==> flow/design.v (excerpt) <==
module filtro_fir
  #(
    parameter WW_INPUT  = 8,
    parameter WW_OUTPUT = 8
    ) 
   (
    input 			  clk,
    input 			  i_en,
    input 			  i_srst,
    input signed [ WW_INPUT-1:0]  i_data,
    output signed [WW_OUTPUT-1:0] o_data
    );
Size: ~2100 cells after synthesis, roughly 410 flip-flops, ~19 I/O pins.
clock: 2.67 ns
lec_check: 0
abc_area: 1
cap_margin: 20
core_margin: 2
core_utilization: 72
cts_cluster_diameter: 350
cts_cluster_size: 13
hold_slack_margin: 0.29
place_density_lb_addon: 0.16
setup_slack_margin: 0.25
slew_margin: 20
tns_end_percent: 60
run.sh (not shown) runs the stock make flow with config.mk's settings and CLKGATE_MAP_FILE=.
The baseline completed and failed the layout checks on negative setup slack.
Edit:
ABC_AREA = default   (was 1)
CORE_UTILIZATION = 65   (was 72)
CTS_CLUSTER_DIAMETER = default   (was 350)
CTS_CLUSTER_SIZE = default   (was 13)
HOLD_SLACK_MARGIN = default   (was 0.29)
PLACE_DENSITY_LB_ADDON = default   (was 0.16)
SETUP_SLACK_MARGIN = default   (was 0.25)
TNS_END_PERCENT = default   (was 60)
clock period = 2.82 ns   (was 2.67 ns; I/O delays follow)
Outcome: The changed run completed, yet does not pass: negative setup slack; via count falls by 16%; sequential share of layout area rose by 0.67 points; synthesized area drops by 2.9%; global-route usage decreases by 5.7 points; setup slack loses 0.51 ns; routed wire length came out lower by 18%; design area goes down by 2.2%; worst hold slack is about the same.

========
The RTL this note starts from:
==> flow/design.v <==
module SatTruncFP
  #(
    parameter	NB_XI  	= 20,
    parameter	NBF_XI	= 12,
    parameter	NB_XO	= 8,
    parameter	NBF_XO	= 6
    )
   (
    input [(NB_XI)-1:0]  i_data,
    output [(NB_XO)-1:0] o_data
    );
   localparam	NBI_XI	=	NB_XI	-	NBF_XI;
   localparam	NBI_XO	=	NB_XO	-	NBF_XO;
   wire [NB_XO-1:0] 	 aux_Sat;
   wire [NBF_XO-1:0] 	 aux_trunc;
   wire 		 condicion;
   wire [NB_XO-1:0] 	 resultado1;
   wire [NB_XO-1:0] 	 resultado2;
	generate
	   if (NBF_XI >= NBF_XO)
	     begin
		assign	aux_trunc = i_data[(NBF_XI-1):(NBF_XI - NBF_XO)];
	     end
	   else
	     begin
		assign	aux_trunc = {i_data[NBF_XI-1:0],{(NBF_XO - NBF_XI){1'b0}}};
	     end
	   if (NBI_XI > NBI_XO)
	     begin
		assign	condicion		=	(i_data[(NB_XI-2)-:(NBI_XI-NBI_XO)] == {(NBI_XI-NBI_XO){i_data[NB_XI-1]}});
		assign	resultado1		=	{i_data[(NB_XI-1)],{(NB_XO-1){~i_data[(NB_XI-1)]}}};
		assign	resultado2		=	{i_data[(NB_XI-1)],i_data[NBF_XI +:NBI_XO-1],aux_trunc};
		assign	aux_Sat			=	condicion	?	resultado2	:	resultado1;
	     end
	   else
	     begin
		if (NBI_XO == NBI_XI)
                  assign  aux_Sat = {i_data[(NB_XI-1)-:NBI_XI],aux_trunc};
		else
		  assign  aux_Sat	= {{(NBI_XO - NBI_XI){i_data[NB_XI-1]}},i_data[(NB_XI-1)-:NBI_XI],aux_trunc};
	     end
	endgenerate
   assign	o_data=aux_Sat;
endmodule
module filtro_fir
  #(
    parameter WW_INPUT  = 8,
    parameter WW_OUTPUT = 8
    ) 
   (
    input 			  clk,
    input 			  i_en,
    input 			  i_srst,
    input signed [ WW_INPUT-1:0]  i_data,
    output signed [WW_OUTPUT-1:0] o_data
    );
  localparam WW_COEFF = 8;
   reg  signed [WW_INPUT           -1:0] register [14:1];
   wire signed [         WW_COEFF  -1:0] coeff    [14:0];
   wire signed [WW_INPUT+WW_COEFF  -1:0] prod     [14:0];
   wire signed [WW_INPUT+WW_COEFF+1-1:0] sum      [8:1]; 
   wire signed [WW_INPUT+WW_COEFF+2-1:0] sum1     [4:1]; 
   wire signed [WW_INPUT+WW_COEFF+3-1:0] sum2     [2:1]; 
   wire signed [WW_INPUT+WW_COEFF+4-1:0] sum3; 
   reg signed [WW_INPUT+WW_COEFF   -1:0] prod_d   [14:0];
   reg signed [WW_INPUT+WW_COEFF+4 -1:0] sum3_d;
   reg signed [WW_INPUT+WW_COEFF+1 -1:0] sum_d    [8:1];
    assign coeff[ 0] = 8'hFF;
    assign coeff[ 1] = 8'hFF;
    assign coeff[ 2] = 8'hFF;
    assign coeff[ 3] = 8'h00;
    assign coeff[ 4] = 8'h03;
    assign coeff[ 5] = 8'h08;
    assign coeff[ 6] = 8'h0D;
    assign coeff[ 7] = 8'h10;
    assign coeff[ 8] = 8'h0D;
    assign coeff[ 9] = 8'h08;
    assign coeff[10] = 8'h03;
    assign coeff[11] = 8'h00;
    assign coeff[12] = 8'hFF;
    assign coeff[13] = 8'hFF;
    assign coeff[14] = 8'hFF;
  always @(posedge clk) begin
    if (i_srst == 1'b1) begin
      register[ 1] <= {WW_INPUT{1'b0}};
      register[ 2] <= {WW_INPUT{1'b0}};
      register[ 3] <= {WW_INPUT{1'b0}};
      register[ 4] <= {WW_INPUT{1'b0}};
      register[ 5] <= {WW_INPUT{1'b0}};
      register[ 6] <= {WW_INPUT{1'b0}};
      register[ 7] <= {WW_INPUT{1'b0}};
      register[ 8] <= {WW_INPUT{1'b0}};
      register[ 9] <= {WW_INPUT{1'b0}};
      register[10] <= {WW_INPUT{1'b0}};
      register[11] <= {WW_INPUT{1'b0}};
      register[12] <= {WW_INPUT{1'b0}};
      register[13] <= {WW_INPUT{1'b0}};
      register[14] <= {WW_INPUT{1'b0}};
    end else begin
      if (i_en == 1'b1) begin
        register[ 1] <= i_data;
        register[ 2] <= register[ 1];
        register[ 3] <= register[ 2];
        register[ 4] <= register[ 3];
        register[ 5] <= register[ 4];
        register[ 6] <= register[ 5];
        register[ 7] <= register[ 6];
        register[ 8] <= register[ 7];
        register[ 9] <= register[ 8];
        register[10] <= register[ 9];
        register[11] <= register[10];
        register[12] <= register[11];
        register[13] <= register[12];
	    register[14] <= register[13];
      end
    end
  end
  assign prod[ 0] = coeff[ 0] * i_data;
  assign prod[ 1] = coeff[ 1] * register[ 1];
  assign prod[ 2] = coeff[ 2] * register[ 2];
  assign prod[ 3] = coeff[ 3] * register[ 3];
  assign prod[ 4] = coeff[ 4] * register[ 4];
  assign prod[ 5] = coeff[ 5] * register[ 5];
  assign prod[ 6] = coeff[ 6] * register[ 6];
  assign prod[ 7] = coeff[ 7] * register[ 7];
  assign prod[ 8] = coeff[ 8] * register[ 8];
  assign prod[ 9] = coeff[ 9] * register[ 9];
  assign prod[10] = coeff[10] * register[10];
  assign prod[11] = coeff[11] * register[11];
  assign prod[12] = coeff[12] * register[12];
  assign prod[13] = coeff[13] * register[13];
  assign prod[14] = coeff[14] * register[14];
  always@(posedge clk) begin
    prod_d[ 0] <= prod[ 0];
    prod_d[ 1] <= prod[ 1];
    prod_d[ 2] <= prod[ 2];
    prod_d[ 3] <= prod[ 3];
    prod_d[ 4] <= prod[ 4];
    prod_d[ 5] <= prod[ 5];
    prod_d[ 6] <= prod[ 6];
    prod_d[ 7] <= prod[ 7];
    prod_d[ 8] <= prod[ 8];
    prod_d[ 9] <= prod[ 9];
    prod_d[10] <= prod[10];
    prod_d[11] <= prod[11];
    prod_d[12] <= prod[12];
    prod_d[13] <= prod[13];
    prod_d[14] <= prod[14];
  end
  assign sum[ 1] = prod_d[ 0] + prod_d[ 1]; 
  assign sum[ 2] = prod_d[ 2] + prod_d[ 3];
  assign sum[ 3] = prod_d[ 4] + prod_d[ 5];
  assign sum[ 4] = prod_d[ 6] + prod_d[ 7];
  assign sum[ 5] = prod_d[08] + prod_d[ 9];
  assign sum[ 6] = prod_d[10] + prod_d[11];
  assign sum[ 7] = prod_d[12] + prod_d[13];
  assign sum[ 8] = {prod_d[14][WW_INPUT+WW_COEFF-1],prod_d[14]};
  always@(posedge clk) begin
    sum_d[1] <= sum[1];
    sum_d[2] <= sum[2];
    sum_d[3] <= sum[3];
    sum_d[4] <= sum[4];
    sum_d[5] <= sum[5];
    sum_d[6] <= sum[6];
    sum_d[7] <= sum[7];
    sum_d[8] <= sum[8];
  end
  assign sum1[ 1] = sum_d[ 1] + sum_d[ 2]; 
  assign sum1[ 2] = sum_d[ 3] + sum_d[ 4];
  assign sum1[ 3] = sum_d[ 5] + sum_d[ 6];
  assign sum1[ 4] = sum_d[ 7] + sum_d[ 8];
  assign sum2[ 1] = sum1[ 1] + sum1[ 2]; 
  assign sum2[ 2] = sum1[ 3] + sum1[ 4];
  assign sum3 = sum2[ 1] + sum2[ 2]; 
  always@(posedge clk)
    sum3_d <= sum3;
  SatTruncFP
	inst_SatTruncFP_dataB
	(
	  .i_data(	sum3_d	),
	  .o_data(	o_data	)
	);
endmodule
export LEC_CHECK = 0
export CAP_MARGIN = 20
export CELL_PAD_IN_SITES_GLOBAL_PLACEMENT = 3
export CORE_MARGIN = 2
export CORE_UTILIZATION = 40
export CTS_CLUSTER_DIAMETER = 64
export HOLD_SLACK_MARGIN = 0.11
export MAX_ROUTING_LAYER = met4
export PLACE_DENSITY_LB_ADDON = 0.11
export SETUP_SLACK_MARGIN = -0.32
export SLEW_MARGIN = 25
export TNS_END_PERCENT = 45
create_clock -name core_clock -period 4.31 [get_ports {clk}]
The baseline finished with negative setup slack left.
Then changed:
==> flow/config.mk (replaced) <==
export PLATFORM = sky130hd
export DESIGN_NAME = filtro_fir
export DESIGN_NICKNAME = filtro_fir
export VERILOG_FILES = /design/flow/design.v
export SDC_FILE = /design/flow/constraint.sdc
export NUM_CORES = 4
export LEC_CHECK = 0
export CAP_MARGIN = 20
export CORE_MARGIN = 2
export CORE_UTILIZATION = 40
export SETUP_SLACK_MARGIN = 1.16
export SLEW_MARGIN = 20
==> flow/constraint.sdc (replaced) <==
create_clock -name core_clock -period 4.81 [get_ports {clk}]
set_input_delay 0.9620 -clock core_clock [delete_from_list [all_inputs] [get_ports {clk}]]
set_output_delay 0.9620 -clock core_clock [all_outputs]
set_load 0.01 [all_outputs]
Outcome: The new run ran to the end with no violations; setup slack is better by 0.62 ns; die size is unchanged; via count grows by 0.94%; cell area fell by 0.72%; global-route usage is lower by 1.8 points; clock skew is about the same; first-iteration DRC count climbs by 23%; maximum frequency came out higher by 2.7%.
Then changed:
--- a/flow/config.mk
+++ b/flow/config.mk
@@ -7,0 +8 @@
+export ABC_AREA = 1
@@ -10,2 +11,4 @@
-export CORE_UTILIZATION = 40
-export SETUP_SLACK_MARGIN = 1.16
+export CORE_UTILIZATION = 72
+export CTS_CLUSTER_SIZE = 29
+export PLACE_DENSITY_LB_ADDON = 0.21
+export SETUP_SLACK_MARGIN = 1.02
==> flow/constraint.sdc (replaced) <==
create_clock -name core_clock -period 3.92 [get_ports {clk}]
set_input_delay 0.7840 -clock core_clock [delete_from_list [all_inputs] [get_ports {clk}]]
set_output_delay 0.7840 -clock core_clock [all_outputs]
set_load 0.01 [all_outputs]
Clock-buffer cell count went down by 9. Synthesized area climbs by 3.0%. Utilization rises by 36 points. Worst hold slack got worse by 0.0091 ns.
Then changed:
--- a/flow/config.mk
+++ b/flow/config.mk
@@ -13,2 +13,3 @@
-export PLACE_DENSITY_LB_ADDON = 0.21
-export SETUP_SLACK_MARGIN = 1.02
+export HOLD_SLACK_MARGIN = 0.29
+export PLACE_DENSITY_LB_ADDON = 0.19
+export SETUP_SLACK_MARGIN = 0.66
==> flow/constraint.sdc (replaced) <==
create_clock -name core_clock -period 2.82 [get_ports {clk}]
set_input_delay 0.5640 -clock core_clock [delete_from_list [all_inputs] [get_ports {clk}]]
set_output_delay 0.5640 -clock core_clock [all_outputs]
set_load 0.01 [all_outputs]
With this change the flow completed, yet does not pass: negative setup slack.
Final cell count climbs slightly.
Via count rises by a few percent.
Area after synthesis is unchanged.
Maximum frequency fell slightly.
Utilization climbs by 3.6 points.
Die size does not change.
Hold slack barely changes.
Synthesized cell count is unchanged.
Sequential share of layout area came out lower by 1.4 points.
Critical path depth does not change.
